==> inputs of v31 <==
## Runner2048
module Runner2048 (board_clk, VGA_R, VGA_G, VGA_B, hsync, vsync, clk, blank_n, rst, inputnums);
Settings: LEC_CHECK=0, CAP_MARGIN=20, CORE_MARGIN=2, CORE_UTILIZATION=72, PLACE_DENSITY=0.95, SETUP_SLACK_MARGIN=-0.31, SLEW_MARGIN=40; clock period 4.49 ns.
run.sh (not shown) runs the stock make flow with config.mk's settings and CLKGATE_MAP_FILE=.
==> v14: changes against v31 <==
Settings changed: CAP_MARGIN 20 to 0, CORE_UTILIZATION 72 to 66, PLACE_DENSITY 0.95 to unset.
==> flow/constraint.sdc (replaced) <==
create_clock -name core_clock -period 4.25 [get_ports {board_clk}]
set_input_delay 0.8500 -clock core_clock [delete_from_list [all_inputs] [get_ports {board_clk}]]
set_output_delay 0.8500 -clock core_clock [all_outputs]
set_load 0.01 [all_outputs]
==> comparison <==
v14 ran to the end with violations: negative setup slack. v31 failed in global routing (5_1_grt).
In synthesized cell count, v31 and v14 do not differ.
Against v31, the die size of v14 is higher by about 9%.
Synthesized area is the same in v14 and v31.
==> figures <==
|  | v31 | v14 |
|---|---|---|
| Post-CTS Resized | 15 | 21 |
| Initial Util | 72.7% | 66.6% |
| Worst slack at placement | -325 ps | -635 ps |
| DPL Wire Length | 141000 um | 150000 um |
| Die Ht | 251 um | 262 um |
| Synthesized-area fraction occupied by xor and xnor cells | 7.60% | 7.60% |
| Buffer cell driving the clock tree root | sky130_fd_sc_hd__clkbuf_16 | sky130_fd_sc_hd__clkbuf_16 |
| Number of instances in the placed design | 6181 | 6716 |
| Run status | aborted with a tool error | finished with violations |
| Failing step | global routing (5_1_grt) | - |
| Reasons for failing layout checks | - | negative setup slack |
| Simple-gate portion of the synthesized area | 18.7% | 18.7% |
| RD Place Congestion | 1.27 | 1.15 |
| Die outline area | 62800 um2 | 68400 um2 |
| Post-CTS setup buffers | 4 | 3 |
| Width of the die | 251 um | 262 um |
| Average instance area after synthesis | 8.54 um2 | 8.54 um2 |
| Post-synthesis share of cell area spent on and-or and or-and gates | 24.2% | 24.2% |
| Number of buffers inserted during clock tree synthesis | 53 | 54 |
| Area inside the core boundary | 60200 um2 | 65700 um2 |
| Number of core rows | 90 | 94 |
| Placed cell areas | 48200 um2 | 51800 um2 |
| Dominant synthesized flop cell | sky130_fd_sc_hd__dfrtp_1 | sky130_fd_sc_hd__dfrtp_1 |
| Async SR Flop Fraction | 100% | 100% |

========
==> 02-27 <==
Runner2048 again, from the RTL that the note above started with.
// Runner2048
module Runner2048 (board_clk, VGA_R, VGA_G, VGA_B, hsync, vsync, clk, blank_n, rst, inputnums);
input board_clk, rst; 
input [3:0] inputnums; 
output hsync, vsync, clk, blank_n;
wire ce;  
clock_converter clocks(board_clk, rst, clk, ce);  
wire [9:0] xCount; 
wire [9:0] yCount;
wire ScreenArea;
VGA_Controller VGA(board_clk, rst, ce, xCount, yCount, ScreenArea, hsync, vsync, blank_n);
output reg [7:0]VGA_R, VGA_G, VGA_B;
reg R;
reg G;
reg B;
reg Rn, Gn, Bn;  
wire game_over;
wire win;
wire game_over_text = 1'b0;  
wire win_text = 1'b0;  
reg [11:0] row0[3:0];
reg [11:0] row1[3:0];
reg [11:0] row2[3:0];
reg [11:0] row3[3:0];
assign game_over = ((row0[0] !== row0[1]) && (row0[0] !== row1[0]) && (row0[1] !== row1[1]) && (row0[1] !== row0[2]) &&(row0[2] !== row1[2]) &&
	(row0[2] !== row0[3]) && (row0[3] !== row1[3]) && (row1[0] !== row1[1]) && (row1[0] !== row2[0]) && (row1[1] !== row2[1]) && 
	(row1[1] !== row1[2]) && (row1[2] !== row1[3]) && (row1[2] !== row2[2]) && (row1[3] !== row2[3]) && (row2[0] !== row2[1]) && 
	(row2[0] !== row3[0]) && (row2[1] !== row2[2]) && (row2[1] !== row3[1]) && (row2[2] !== row3[2]) && (row2[2] !== row2[3]) && 
	(row2[3] !== row3[3]) && (row3[0] !== row3[1]) && (row3[1] !== row3[2]) && (row3[2] !== row3[3])&&(row0[0] !== 0)&&
  ...
Settings: LEC_CHECK=0, CAP_MARGIN=5, CELL_PAD_IN_SITES_DETAIL_PLACEMENT=2, CELL_PAD_IN_SITES_GLOBAL_PLACEMENT=1, CORE_MARGIN=2, CORE_UTILIZATION=40, CTS_CLUSTER_DIAMETER=106, MAX_ROUTING_LAYER=met4, MIN_ROUTING_LAYER=met2, SETUP_SLACK_MARGIN=2.13, SLEW_MARGIN=40, TNS_END_PERCENT=40; clock period 20.0 ns.
==> 02-07 (differences from 02-27) <==
==> flow/config.mk (replaced) <==
export PLATFORM = sky130hd
export DESIGN_NAME = Runner2048
export DESIGN_NICKNAME = Runner2048
export VERILOG_FILES = /design/flow/design.v
export SDC_FILE = /design/flow/constraint.sdc
export NUM_CORES = 4
export LEC_CHECK = 0
export CAP_MARGIN = 20
export CORE_MARGIN = 2
export CORE_UTILIZATION = 70
export MAX_ROUTING_LAYER = met4
export SETUP_SLACK_MARGIN = 1.28
export SLEW_MARGIN = 20
==> flow/constraint.sdc (replaced) <==
create_clock -name core_clock -period 4.88 [get_ports {board_clk}]
set_input_delay 0.9760 -clock core_clock [delete_from_list [all_inputs] [get_ports {board_clk}]]
set_output_delay 0.9760 -clock core_clock [all_outputs]
set_load 0.01 [all_outputs]
==> 04-01 (differences from 02-27) <==
==> flow/config.mk (replaced) <==
export PLATFORM = sky130hd
export DESIGN_NAME = Runner2048
export DESIGN_NICKNAME = Runner2048
export VERILOG_FILES = /design/flow/design.v
export SDC_FILE = /design/flow/constraint.sdc
export NUM_CORES = 4
export LEC_CHECK = 0
export ABC_AREA = 1
export CAP_MARGIN = 20
export CORE_MARGIN = 2
export CORE_UTILIZATION = 72
export CTS_CLUSTER_DIAMETER = 397
export SLEW_MARGIN = 20
==> flow/constraint.sdc (replaced) <==
create_clock -name core_clock -period 10.7 [get_ports {board_clk}]
set_input_delay 2.1400 -clock core_clock [delete_from_list [all_inputs] [get_ports {board_clk}]]
set_output_delay 2.1400 -clock core_clock [all_outputs]
set_load 0.01 [all_outputs]
==> notes <==
- 02-07 produced a layout that fails on negative setup slack. 02-27 failed in global routing. 04-01 completed with no timing, DRC or antenna violations.
- Of 04-01 and 02-07, 02-07 has the higher power (gap about 53%, measured against 02-07).
- Between 02-27 and 04-01, the lower synthesized area is in 02-27 (gap 3.5%, measured against 04-01).
- Clock skew: 04-01 is higher than 02-07 (0.0015 ns).
- Of 02-07 and 04-01, 02-07 has the higher routed wire length (gap about 10%, measured against 04-01).
- In 02-27 the die size is higher than in 02-07, by 74%.
- Between 04-01 and 02-07, the lower sequential power is in 04-01 (gap 33%, measured against 02-07).
- In 04-01 the register-to-register slack is better than in 02-07, by 5.5 ns.
==> figures <==
quantity                                                                       02-27                    04-01                   02-07
Run status                                                 aborted with a tool error  complete, no violations         failed layout checks
Stage where the flow stopped                                          global routing                        -                       -
Violated checks                                                                    -                        -    negative setup slack
Post-synthesis mux area share                                                  9.63%                   0.546%                   9.63%
Start point of the worst hold path                                                 -                    NS[1]                   NS[2]
Number of max-cap violations                                                       -                        0                       0
FF-to-FF Start                                                                     -               row0[2][0]             vert2[2][1]
Highest metal used                                                                 -                     met5                    met4
Max-slew violation count                                                           -                        0                       0
Combinational power share                                                          -                    68.6%                   74.6%
Final weighted congestion in routability-driven placement                       1.13                     1.14                    1.22
Area occupied by multi-input gates                                                 -              0.0296 mm^2             0.0331 mm^2
Place WS                                                                    11.75 ns                  4.90 ns               0.0394 ns
Top-area cell type share of the netlist area                                   25.9%                    25.0%                   25.9%
Seq/Total Area, Yosys                                                          25.9%                    25.0%                   25.9%
Area fraction in xor and xnor cells                                            7.60%                    5.66%                   7.60%
Worst setup path category                                                          -  input port to flip-flop  flip-flop to flip-flop
Ratio of layout area to synthesized area                                           -                   1.056x                  1.214x
Power figures rest on the tool's default switching activity, not on a simulated workload.
